## maxfinder
module maxfinder(clk, rst, start, x1, x2, x3, x4, eps, done, result);
Size: about 1500 cells after synthesis, ~34 I/O pins, ~0.013 mm^2 of cells after synthesis.
make LEC_CHECK=0 ABC_AREA=1 CAP_MARGIN=5 CORE_MARGIN=2 CORE_UTILIZATION=72 CTS_CLUSTER_DIAMETER=258 CTS_CLUSTER_SIZE=74 MAX_ROUTING_LAYER=met4 PLACE_DENSITY=0.38 SLEW_MARGIN=20 finish   # period 4.59 ns
run.sh (not shown) runs the stock make flow with config.mk's settings and CLKGATE_MAP_FILE=.
The starting point produced a layout that fails on negative setup slack.
Rerun with:
CAP_MARGIN = 20   (was 5)
CORE_UTILIZATION = 68   (was 72)
CTS_CLUSTER_DIAMETER = default   (was 258)
MAX_ROUTING_LAYER = default   (was met4)
PLACE_DENSITY = default   (was 0.38)
clock period = 5.02 ns   (was 4.59 ns; I/O delays follow)
Result: The changed run ran to the end with violations: negative setup slack. Sequential power is lower by about 10%. Non-clock buffer count went down by 25. Design area falls by 2.9%. Worst hold slack loses 0.0087 ns. Via count drops by 17%. Routed wire length shrinks by 30%. Combinational power goes down by 25%. First-iteration DRC count went down by 47%. Die size came out higher by 5.7%.
Rerun with:
CTS_CLUSTER_DIAMETER = 27   (was default)
HOLD_SLACK_MARGIN = -0.09   (was default)
SETUP_SLACK_MARGIN = 1.36   (was default)
clock period = 5.01 ns   (was 5.02 ns; I/O delays follow)
=> The new run produced a layout that fails on negative setup slack. Hold slack hardly moves. Count of clock-buffer cells in the layout is higher by 2. Critical path depth is lower by 1. Via count went down by a few percent. Setup slack gets better by 0.073 ns. Flip-flop count does not change. Combinational power climbs by a few percent. Die size is unchanged. Synthesized cell count is unchanged. Sequential share of layout area drops by 0.11 points.
Rerun with:
CORE_UTILIZATION = 72   (was 68)
HOLD_SLACK_MARGIN = default   (was -0.09)
PLACE_DENSITY_LB_ADDON = 0.27   (was default)
SETUP_SLACK_MARGIN = 1.32   (was 1.36)
After rerunning: With this change the flow ended with an error in 5_1_grt on GRT-0232; synthesized area stays the same; die area came out lower by about 5.4%; synthesized cell count does not change.

* * *

maxfinder again, from the RTL that the note above started with.
==> flow/design.v (excerpt) <==
module maxfinder(clk, rst, start, x1, x2, x3, x4, eps, done, result);
clock: 5.01 ns
lec_check: 0
abc_area: 1
cap_margin: 20
core_margin: 2
core_utilization: 72
cts_cluster_diameter: 317
cts_cluster_size: 74
place_density: 0.37
slew_margin: 20
The first run completed, yet does not pass: negative setup slack.
Change:
CTS_CLUSTER_DIAMETER = not set   (was 317)
PLACE_DENSITY = not set   (was 0.37)
PLACE_DENSITY_LB_ADDON = 0.27   (was not set)
clock period = 5.13 ns   (was 5.01 ns; I/O delays follow)
After rerunning: The new run ran to the end with violations: negative setup slack; setup slack got worse by 0.31 ns; clock-buffer cell count shrinks by 1; total power grows by 3.1%; cell area shrinks by about 2%; wire length grows by about 20%.

* * *

## north
Starting RTL as in the previous note.
make LEC_CHECK=0 ABC_AREA=1 CAP_MARGIN=40 CORE_ASPECT_RATIO=1.37 CORE_MARGIN=2 CORE_UTILIZATION=72 CTS_CLUSTER_DIAMETER=221 CTS_CLUSTER_SIZE=92 PLACE_DENSITY_LB_ADDON=0.14 SETUP_SLACK_MARGIN=1.09 SLEW_MARGIN=20 TNS_END_PERCENT=5 finish   # period 3.73 ns
north got as far as global routing, where a tool error ended the run.
### north -> south
- ABC_AREA removed (was 1)
- CAP_MARGIN changed from 40 to 20
- CORE_ASPECT_RATIO removed (was 1.37)
- CTS_CLUSTER_SIZE removed (was 92)
- PLACE_DENSITY_LB_ADDON removed (was 0.14)
- PLACE_DENSITY newly set to 0.67
- TNS_END_PERCENT removed (was 5)
- SETUP_SLACK_MARGIN removed (was 1.09)
- CTS_CLUSTER_DIAMETER removed (was 221)
- the clock period (ns, I/O delays scaled along) changed from 3.73 to 5.58
Results
Completing all stages was not enough for south: its layout failed the final checks because of negative setup slack. The final reports for south and north show netlist area before placement lower in the former. Relative to north, post-synthesis share of cell area spent on xor and xnor gates has increased by 0.44 points in south. Post-synthesis mux area share ended up 0.61 points higher on south than on north. Area share of and-or/or-and cells after synthesis on south is up relative to north. Per the comparison of south with north, register share after synthesis flat, post-synthesis area per instance higher, synthesized cell count lower, yosys cell count decreased about 10%.
Here is what was changed in the inputs of east compared with south.
- swapping 72 for 40 in CORE_UTILIZATION
- clearing PLACE_DENSITY, which used to be 0.67
- swapping 5.58 for 9.0 in the clock period (ns, I/O delays scaled along)
Results
- south finished every stage; the final checks, however, were not passed, the failures being negative setup slack.
- east went all the way through the flow, and no timing, DRC or antenna check failed.
- [compare] base=south new=east: area of combinational cells with multiple inputs now sits lower, vertical extent of the die now sits higher, via count of the first global-routing pass now sits lower.
- Diff south and east: number of cells upsized or downsized after cts lower in east
- Comparing south and east, the higher post-CTS setup buffer count was measured on south.
- Compare south and east | combinational fraction of design power higher: south
- Comparing south and east, number of detailed-routing iterations run before antenna repair is higher on south.
- In east the slew at the pin closest to its max-slew limit turned out 0.10 ns higher than in south.
- [east] global-route track usage on met3 fell 3.1 points relative to south
- Data required time at the worst endpoint: east vs south up 3.42 ns
Input changes introduced in west (baseline for comparison: east):
- CAP_MARGIN changed from 20 to 10
- CTS_CLUSTER_SIZE newly set to 11
- GPL_TIMING_DRIVEN newly set to 0
--- outcome ---
- In the tables for east and west, internal power reads lower with east.
- Of east and west, the run reporting the lower met1 demand-to-capacity share in global routing was east.
- Ratio of final minimum period to clock period was higher in the run labelled west.
- Compared with east, west shows met2 global-route usage higher by 2.7 points.
- east tops out at a higher clock frequency than west.
- In the tables for east and west, global placer's final weighted congestion reads higher with west.
- In the tables for east and west, detailed placement HPWL reads lower with east.
- east → west: register-to-register path setup slack down 0.28 ns, total via count in the routed design up about 3.2%, relative contribution of the clock network to total power went up by 2.4 points.

* * *

maxfinder again, from the RTL that the note above started with.
==> flow/config.mk <==
export PLATFORM = sky130hd
export DESIGN_NAME = maxfinder
export DESIGN_NICKNAME = maxfinder
export VERILOG_FILES = /design/flow/design.v
export SDC_FILE = /design/flow/constraint.sdc
export NUM_CORES = 4
export LEC_CHECK = 0
export ABC_AREA = 1
export CAP_MARGIN = 5
export CORE_MARGIN = 2
export CORE_UTILIZATION = 72
export CTS_CLUSTER_DIAMETER = 360
export CTS_CLUSTER_SIZE = 59
export PLACE_DENSITY = 0.35
export SETUP_SLACK_MARGIN = -0.08
export SLEW_MARGIN = 20
==> flow/constraint.sdc <==
create_clock -name core_clock -period 4.57 [get_ports {clk}]
set_input_delay 0.9140 -clock core_clock [delete_from_list [all_inputs] [get_ports {clk}]]
set_output_delay 0.9140 -clock core_clock [all_outputs]
set_load 0.01 [all_outputs]
The baseline finished with max-capacitance violations, negative setup slack left.
Rerun with:
--- a/flow/config.mk
+++ b/flow/config.mk
@@ -10,7 +10,7 @@
 export CORE_MARGIN = 2
 export CORE_UTILIZATION = 72
-export CTS_CLUSTER_DIAMETER = 360
+export CTS_CLUSTER_DIAMETER = 26
 export CTS_CLUSTER_SIZE = 59
 export PLACE_DENSITY = 0.35
-export SETUP_SLACK_MARGIN = -0.08
+export SETUP_SLACK_MARGIN = 1.48
 export SLEW_MARGIN = 20
==> flow/constraint.sdc (replaced) <==
create_clock -name core_clock -period 5.73 [get_ports {clk}]
set_input_delay 1.1460 -clock core_clock [delete_from_list [all_inputs] [get_ports {clk}]]
set_output_delay 1.1460 -clock core_clock [all_outputs]
set_load 0.01 [all_outputs]
The changed run completed with no timing, DRC or antenna violations.
Power goes down by a quarter to a third.
Critical path depth goes down by 1.
Register-to-register slack is better by 1.4 ns.
Wire length goes down by a quarter to a third.
Sequential power goes down by about a fifth.
Global-route usage goes down by 7.4 points.
Rerun with:
==> flow/config.mk (replaced) <==
export PLATFORM = sky130hd
export DESIGN_NAME = maxfinder
export DESIGN_NICKNAME = maxfinder
export VERILOG_FILES = /design/flow/design.v
export SDC_FILE = /design/flow/constraint.sdc
export NUM_CORES = 4
export LEC_CHECK = 0
export CAP_MARGIN = 20
export CORE_MARGIN = 2
export CORE_UTILIZATION = 72
export SLEW_MARGIN = 20
==> flow/constraint.sdc (replaced) <==
create_clock -name core_clock -period 4.99 [get_ports {clk}]
set_input_delay 0.9980 -clock core_clock [delete_from_list [all_inputs] [get_ports {clk}]]
set_output_delay 0.9980 -clock core_clock [all_outputs]
set_load 0.01 [all_outputs]
=> With this change the flow finished but fails on negative setup slack; total power rises by 2.4%; cell count falls by 4.2%; global-route usage rises by 3.4 points; critical path depth rises by 4; worst hold slack got worse by 0.013 ns; maximum frequency falls by 11%; sequential cell count stays the same; utilization rises by 3.8 points; routed wire length rises by 26%; worst setup slack got worse by 1.4 ns; die size falls by 0.32%.
Rerun with:
--- a/flow/config.mk
+++ b/flow/config.mk
@@ -8,4 +8,4 @@
 export CAP_MARGIN = 20
 export CORE_MARGIN = 2
-export CORE_UTILIZATION = 72
+export CORE_UTILIZATION = 40
 export SLEW_MARGIN = 20
==> flow/constraint.sdc (replaced) <==
create_clock -name core_clock -period 6.57 [get_ports {clk}]
set_input_delay 1.3140 -clock core_clock [delete_from_list [all_inputs] [get_ports {clk}]]
set_output_delay 1.3140 -clock core_clock [all_outputs]
set_load 0.01 [all_outputs]
=> Now the flow ran to the end with no violations. Count of clock-buffer cells in the layout decreases by 1. Setup slack improves by 1.3 ns. Area after synthesis is unchanged. Routed wire length fell by 35%. Clock power drops by 27%. Non-clock buffer count falls by 144.
Rerun with:
--- a/flow/config.mk
+++ b/flow/config.mk
@@ -9,3 +9,6 @@
 export CORE_MARGIN = 2
 export CORE_UTILIZATION = 40
+export CTS_CLUSTER_DIAMETER = 394
+export CTS_CLUSTER_SIZE = 98
+export SETUP_SLACK_MARGIN = 1.81
 export SLEW_MARGIN = 20
==> flow/constraint.sdc (replaced) <==
create_clock -name core_clock -period 9.0 [get_ports {clk}]
set_input_delay 1.8000 -clock core_clock [delete_from_list [all_inputs] [get_ports {clk}]]
set_output_delay 1.8000 -clock core_clock [all_outputs]
set_load 0.01 [all_outputs]
Die area does not change.
Worst setup slack gains 2.2 ns.
Power came out lower by 31%.
Count of clock-buffer cells in the layout came out lower by 1.
Combinational power decreases by 29%.
Area after synthesis is unchanged.
Final cell count decreases by about 0.4%.
Cell area is lower by 1.3%.
Sequential power came out lower by 27%.
Register-to-register slack gains 2.2 ns.
No activity file was given, so power comes from the tool's default toggle rates.
